Setup of the reference run:
## main
module main #(
    parameter MAIN_DIV = 8,      
    parameter SCAN_DIV = 4       
)(
    input wire clk,
    input wire rst,    
    input wire btnC,   
    input wire btnL,   
    input wire btnR,   
    input wire [7:0] num1,   
    input wire [7:0] num2,   
    output wire [6:0] seg,            
    output wire [3:0] an,              
    output wire multiplicationFinished    
);
    wire dividedClock;   
    wire dividedTick;    
    clockDivider #(MAIN_DIV) clockDiv(
        .clk(clk),
        .rst(rst),
        .en(1'b1),
        .clk_out(dividedClock),
        .tick(dividedTick)
    );
    wire [7:0] num1Complement, num2Complement;
    wire [7:0] multiplier, multiplicand;
    wire [7:0] multiplicandShifted;
    wire [15:0] multiplierShifted;
    reg  [15:0] productReg;
    reg signReg;
    wire tempSign;
    wire [19:0] bcdOutput;
    wire [15:0] tempOutput;
    assign num1Complement = ~num1 + 1'b1;
    assign num2Complement = ~num2 + 1'b1;
    assign multiplier = (num1[7] == 1) ? num1Complement : num1;
    assign multiplicand = (num2[7] == 1) ? num2Complement : num2;
    wire enableDebounce, enableSync;
    debouncer debounceInst(
        .clk(clk),
        .ce(dividedTick),
        .rst(rst),
        .in(btnC),
        .out(enableDebounce)
    );
    synchronizer syncInst(
        .clk(clk),
        .ce(dividedTick),
        .rst(rst),
        .in(enableDebounce),
        .out(enableSync)
    );
    wire Psel, EP, EA, EB, LA, LB, RstP;
    shift_right_register shiftRightReg(
        .clk(clk),
        .ce(dividedTick),
        .rst(rst),
        .load(LB),
        .en(EB),
  ...
Size: ~2100 cells after synthesis, ~33 I/O pins, about 0.013 mm^2 of cells after synthesis.
Settings: LEC_CHECK=0, ABC_AREA=1, CAP_MARGIN=40, CORE_MARGIN=2, CORE_UTILIZATION=65, CTS_CLUSTER_DIAMETER=33, GPL_ROUTABILITY_DRIVEN=1, PLACE_DENSITY=0.6, SLEW_MARGIN=15; clock period 9.64 ns.
run.sh (not shown) runs the stock make flow with config.mk's settings and CLKGATE_MAP_FILE=.
The reference run did not finish: a tool error stopped it during 5_1_grt.
#### Input delta (the trial run over the reference run)
Settings: CTS_CLUSTER_DIAMETER no longer set, was 33; GPL_ROUTABILITY_DRIVEN no longer set, was 1; PLACE_DENSITY no longer set, was 0.6; CAP_MARGIN now 15, was 40; ABC_AREA no longer set, was 1; CORE_UTILIZATION now 40, was 65; the clock period (ns, I/O delays scaled along) now 20.0, was 9.64.
The trial run vs. the reference run: synthesized cell count went down by 2.7%. The trial run went all the way through synthesis, placement and routing and the layout is clean on timing, DRC and antenna. The trial run ended with more post-synthesis chip area from yosys than the reference run. On area after synthesis, the lower figure sits with the reference run, not the trial run.

main again, from the RTL that the note above started with.
make LEC_CHECK=0 ABC_AREA=0 CAP_MARGIN=40 CORE_MARGIN=2 CORE_UTILIZATION=72 CTS_CLUSTER_DIAMETER=246 CTS_CLUSTER_SIZE=21 GPL_ROUTABILITY_DRIVEN=1 HOLD_SLACK_MARGIN=-0.07 MAX_ROUTING_LAYER=met4 PLACE_DENSITY=0.35 SETUP_SLACK_MARGIN=1.92 SLEW_MARGIN=15 TNS_END_PERCENT=15 finish   # period 7.22 ns
The first run did not get past clock tree synthesis.
==> next run, changes <==
==> flow/config.mk (replaced) <==
export PLATFORM = sky130hd
export DESIGN_NAME = main
export DESIGN_NICKNAME = main
export VERILOG_FILES = /design/flow/design.v
export SDC_FILE = /design/flow/constraint.sdc
export NUM_CORES = 4
export LEC_CHECK = 0
export ABC_AREA = 1
export CAP_MARGIN = 40
export CORE_MARGIN = 2
export CORE_UTILIZATION = 29
export CTS_CLUSTER_DIAMETER = 359
export CTS_CLUSTER_SIZE = 96
export GPL_ROUTABILITY_DRIVEN = 1
export GPL_TIMING_DRIVEN = 0
export PLACE_DENSITY = 0.57
export SLEW_MARGIN = 15
export TNS_END_PERCENT = 15
==> flow/constraint.sdc (replaced) <==
create_clock -name core_clock -period 9.49 [get_ports {clk}]
set_input_delay 1.8980 -clock core_clock [delete_from_list [all_inputs] [get_ports {clk}]]
set_output_delay 1.8980 -clock core_clock [all_outputs]
set_load 0.01 [all_outputs]
Effect: With this change the flow reached the layout checks and failed them: setup timing; die size goes up by 100%; synthesized area goes down by 16%; synthesized cell count goes up by 2.8%.
==> next run, changes <==
--- a/flow/config.mk
+++ b/flow/config.mk
@@ -7,3 +7,3 @@
 export LEC_CHECK = 0
-export ABC_AREA = 1
+export ABC_AREA = 0
 export CAP_MARGIN = 40
@@ -14,5 +14,3 @@
 export GPL_ROUTABILITY_DRIVEN = 1
-export GPL_TIMING_DRIVEN = 0
 export PLACE_DENSITY = 0.57
 export SLEW_MARGIN = 15
-export TNS_END_PERCENT = 15
The changed run finished but failed the layout checks on setup timing.
Maximum frequency drops by 17%.
Critical path depth decreases by 23.
Sequential share of layout area decreases by 3.7 points.
==> next run, changes <==
--- a/flow/config.mk
+++ b/flow/config.mk
@@ -8,9 +8,10 @@
 export ABC_AREA = 0
-export CAP_MARGIN = 40
+export CAP_MARGIN = 0
+export CORE_ASPECT_RATIO = 0.84
 export CORE_MARGIN = 2
 export CORE_UTILIZATION = 29
-export CTS_CLUSTER_DIAMETER = 359
-export CTS_CLUSTER_SIZE = 96
+export CTS_CLUSTER_DIAMETER = 33
 export GPL_ROUTABILITY_DRIVEN = 1
-export PLACE_DENSITY = 0.57
+export MAX_ROUTING_LAYER = met4
+export PLACE_DENSITY_LB_ADDON = 0.17
 export SLEW_MARGIN = 15
The changed run finished but fails on setup timing.
Cell area rises slightly.
First-iteration DRC count rises slightly.
Non-clock buffer count rises by 19.
Core utilization rises by 0.28 points.
Cell count rises slightly.
Routed wire length rises slightly.
Die area is about the same.
==> next run, changes <==
==> flow/config.mk (replaced) <==
export PLATFORM = sky130hd
export DESIGN_NAME = main
export DESIGN_NICKNAME = main
export VERILOG_FILES = /design/flow/design.v
export SDC_FILE = /design/flow/constraint.sdc
export NUM_CORES = 4
export LEC_CHECK = 0
export ABC_AREA = 0
export CAP_MARGIN = 40
export CORE_MARGIN = 2
export CORE_UTILIZATION = 69
export CTS_CLUSTER_DIAMETER = 33
export GPL_ROUTABILITY_DRIVEN = 1
export PLACE_DENSITY_LB_ADDON = 0.11
export SLEW_MARGIN = 15
==> flow/constraint.sdc (replaced) <==
create_clock -name core_clock -period 7.38 [get_ports {clk}]
set_input_delay 1.4760 -clock core_clock [delete_from_list [all_inputs] [get_ports {clk}]]
set_output_delay 1.4760 -clock core_clock [all_outputs]
set_load 0.01 [all_outputs]
Result: The changed run failed in clock tree synthesis, error DPL-0033. Die area came out lower by 57%. Synthesized area does not change. Synthesized cell count stays the same.
==> next run, changes <==
--- a/flow/config.mk
+++ b/flow/config.mk
@@ -10,6 +10,10 @@
 export CORE_MARGIN = 2
-export CORE_UTILIZATION = 69
-export CTS_CLUSTER_DIAMETER = 33
+export CORE_UTILIZATION = 72
+export CTS_CLUSTER_DIAMETER = 246
+export CTS_CLUSTER_SIZE = 21
 export GPL_ROUTABILITY_DRIVEN = 1
-export PLACE_DENSITY_LB_ADDON = 0.11
+export HOLD_SLACK_MARGIN = -0.07
+export MAX_ROUTING_LAYER = met4
+export PLACE_DENSITY = 0.72
+export SETUP_SLACK_MARGIN = 1.92
 export SLEW_MARGIN = 15
Outcome: The new run failed in clock tree synthesis; die area drops by 4.1%; synthesized area stays the same; synthesized cell count stays the same.
